==> inputs of run F <==
// sort_top
module sort_top (
  input             clk,
  input      [31:0] a, b, c, d, e, f,
  output reg [31:0] m, n, o, p, q, r
);
  reg  [31:0] a_q, b_q, c_q, d_q, e_q, f_q;
  wire [31:0] m_w, n_w, o_w, p_w, q_w, r_w;
  always @(posedge clk) begin
    a_q <= a; b_q <= b; c_q <= c; d_q <= d; e_q <= e; f_q <= f;
    m <= m_w; n <= n_w; o <= o_w; p <= p_w; q <= q_w; r <= r_w;
  end
  sort u_sort (
    .a(a_q), .b(b_q), .c(c_q), .d(d_q), .e(e_q), .f(f_q),
    .m(m_w), .n(n_w), .o(o_w), .p(p_w), .q(q_w), .r(r_w)
  );
endmodule
make LEC_CHECK=0 CAP_MARGIN=20 CORE_MARGIN=2 CORE_UTILIZATION=57 HOLD_SLACK_MARGIN=-0.1 MAX_ROUTING_LAYER=met4 SETUP_SLACK_MARGIN=-0.25 SLEW_MARGIN=20 TNS_END_PERCENT=100 finish   # period 39.4 ns
run.sh (not shown) runs the stock make flow with config.mk's settings and CLKGATE_MAP_FILE=.
==> inputs of run X, as changes to run F <==
==> flow/config.mk (replaced) <==
export PLATFORM = sky130hd
export DESIGN_NAME = sort_top
export DESIGN_NICKNAME = sort_top
export VERILOG_FILES = /design/flow/design.v
export SDC_FILE = /design/flow/constraint.sdc
export NUM_CORES = 4
export LEC_CHECK = 0
export CAP_MARGIN = 20
export CORE_MARGIN = 2
export CORE_UTILIZATION = 58
export SLEW_MARGIN = 20
==> flow/constraint.sdc (replaced) <==
create_clock -name core_clock -period 18.7 [get_ports {clk}]
set_input_delay 3.7400 -clock core_clock [delete_from_list [all_inputs] [get_ports {clk}]]
set_output_delay 3.7400 -clock core_clock [all_outputs]
set_load 0.01 [all_outputs]
==> results <==
item	run X	run F
Status	aborted with a tool error	aborted with a tool error
Stage where the flow stopped	clock tree synthesis (4_1_cts)	global routing (5_1_grt)
Die span in y	300 um	303 um
Cell Count Post-Placement	11600	10600
Dpl cell area	0.0802 mm2	0.0714 mm2
Total die area	0.0901 mm2	0.0917 mm2
Post-synthesis cell type with the largest combined area	sky130_fd_sc_hd__ha_1	sky130_fd_sc_hd__ha_1
Number of placement rows	108	109
Placer congestion estimate	1.21	1.24
Die span in x	300 um	303 um
Detailed Place HPWL	241 mm	205 mm
Fp_density	58.6%	57.6%
Setup slack at placement	-23.49 ns	-2.85 ns
Core Region	0.0869 mm2	0.0884 mm2

==> 11-13: inputs <==
==> flow/design.v <==
module sort_top (
  input             clk,
  input      [31:0] a, b, c, d, e, f,
  output reg [31:0] m, n, o, p, q, r
);
  reg  [31:0] a_q, b_q, c_q, d_q, e_q, f_q;
  wire [31:0] m_w, n_w, o_w, p_w, q_w, r_w;
  always @(posedge clk) begin
    a_q <= a; b_q <= b; c_q <= c; d_q <= d; e_q <= e; f_q <= f;
    m <= m_w; n <= n_w; o <= o_w; p <= p_w; q <= q_w; r <= r_w;
  end
  sort u_sort (
    .a(a_q), .b(b_q), .c(c_q), .d(d_q), .e(e_q), .f(f_q),
    .m(m_w), .n(n_w), .o(o_w), .p(p_w), .q(q_w), .r(r_w)
  );
endmodule

module sort(
  input [31:0]a,b,c,d,e,f,
  output reg [31:0]m,n,o,p,q,r);
  reg [31:0]mem[5:0];
  reg [31:0]t;
  always@(*)
    begin
      mem[0]=a;
      mem[1]=b;
      mem[2]=c;
      mem[3]=d;
      mem[4]=e;
      mem[5]=f;
      for(int i=0;i<6;i++)
        begin
          for(int j=0;j<5;j++)
            begin
              if(mem[j]<mem[j+1])
                begin
                  t = mem[j];
                  mem[j]=mem[j+1];
                  mem[j+1]=t;
                end
            end
        end
      m=mem[0];
      n=mem[1];
      o=mem[2];
      p=mem[3];
      q=mem[4];
      r=mem[5];
    end
endmodule
==> flow/run.sh <==
#!/bin/bash
# the make line also repeats each setting of config.mk as NAME=value (left out here)
make -C /OpenROAD-flow-scripts/flow DESIGN_CONFIG=/design/flow/config.mk WORK_HOME=/design/flow/orfs CLKGATE_MAP_FILE= finish
==> flow/config.mk <==
export PLATFORM = sky130hd
export DESIGN_NAME = sort_top
export DESIGN_NICKNAME = sort_top
export VERILOG_FILES = /design/flow/design.v
export SDC_FILE = /design/flow/constraint.sdc
export NUM_CORES = 4
export LEC_CHECK = 0
export ABC_AREA = 1
export CAP_MARGIN = 15
export CELL_PAD_IN_SITES_DETAIL_PLACEMENT = 2
export CORE_ASPECT_RATIO = 1.65
export CORE_MARGIN = 3
export CORE_UTILIZATION = 25
export CTS_CLUSTER_DIAMETER = 215
export CTS_CLUSTER_SIZE = 46
export GPL_ROUTABILITY_DRIVEN = 0
export GPL_TIMING_DRIVEN = 0
export MAX_ROUTING_LAYER = met5
export PLACE_DENSITY_LB_ADDON = 0.13
export SETUP_SLACK_MARGIN = 5.0
export SLEW_MARGIN = 20
export TNS_END_PERCENT = 50
==> flow/constraint.sdc <==
create_clock -name core_clock -period 29.1 [get_ports {clk}]
set_input_delay 5.8200 -clock core_clock [delete_from_list [all_inputs] [get_ports {clk}]]
set_output_delay 5.8200 -clock core_clock [all_outputs]
set_load 0.01 [all_outputs]
==> 08-22 (differences from 11-13) <==
Settings changed: ABC_AREA 1 to unset, CAP_MARGIN 15 to 20, CELL_PAD_IN_SITES_DETAIL_PLACEMENT 2 to unset, CORE_ASPECT_RATIO 1.65 to unset, CORE_MARGIN 3 to 2, CORE_UTILIZATION 25 to 57, CTS_CLUSTER_DIAMETER 215 to unset, CTS_CLUSTER_SIZE 46 to unset, GPL_ROUTABILITY_DRIVEN 0 to unset, GPL_TIMING_DRIVEN 0 to unset, MAX_ROUTING_LAYER met5 to unset, PLACE_DENSITY_LB_ADDON 0.13 to unset, TNS_END_PERCENT 50 to unset.
==> flow/constraint.sdc (replaced) <==
create_clock -name core_clock -period 38.2 [get_ports {clk}]
set_input_delay 7.6400 -clock core_clock [delete_from_list [all_inputs] [get_ports {clk}]]
set_output_delay 7.6400 -clock core_clock [all_outputs]
set_load 0.01 [all_outputs]
==> 03-04 (differences from 11-13) <==
Settings changed: ABC_AREA 1 to 0, CAP_MARGIN 15 to 20, CELL_PAD_IN_SITES_DETAIL_PLACEMENT 2 to 0, CORE_ASPECT_RATIO 1.65 to 0.97, CORE_UTILIZATION 25 to 42, CTS_CLUSTER_DIAMETER 215 to unset, GPL_ROUTABILITY_DRIVEN 0 to 1, PLACE_DENSITY set to 0.35, PLACE_DENSITY_LB_ADDON 0.13 to unset, SETUP_SLACK_MARGIN 5.0 to 4.43, TNS_END_PERCENT 50 to unset.
==> flow/constraint.sdc (replaced) <==
create_clock -name core_clock -period 23.8 [get_ports {clk}]
set_input_delay 4.7600 -clock core_clock [delete_from_list [all_inputs] [get_ports {clk}]]
set_output_delay 4.7600 -clock core_clock [all_outputs]
set_load 0.01 [all_outputs]
==> results <==
08-22 did not get past 5_1_grt. 11-13 ended with an error in 5_1_grt. 03-04 ran to the end with violations: negative setup slack. In synthesized cell count, 03-04 and 08-22 do not differ. The lowest die size belongs to 08-22, the highest to 11-13. Synthesized area is the same in 08-22 and 03-04.
==> figures <==
item	03-04	11-13	08-22
Run status	complete, but fails checks	did not finish	did not finish
Stage where the flow stopped	-	5_1_grt	5_1_grt
Violated checks	negative setup slack	-	-
Most frequent cell after synthesis	a21oi_1	nand2_1	a21oi_1
Synthesized-area fraction occupied by ao, oa, aoi and oai cells	27.1%	25.5%	27.1%
Die Footprint	125000 µm²	198000 µm²	91700 µm²
Total standard cell area after synthesis	50900 µm²	48100 µm²	50900 µm²
Routability-driven placement congestion ratio	1.07	-	1.17
Post-CTS resize count	922	2629	552
Number of rows created at floorplan	125	206	109
Count of H-tree levels built during CTS	2	1	2
Cell count listed in synth_stat.txt	7270	7817	7270
Post-synthesis sequential area ratio	15.1%	16.0%	15.1%
Inst Count DP	9241	10700	10400
Initial cell density of the core	42.4%	25.2%	57.6%
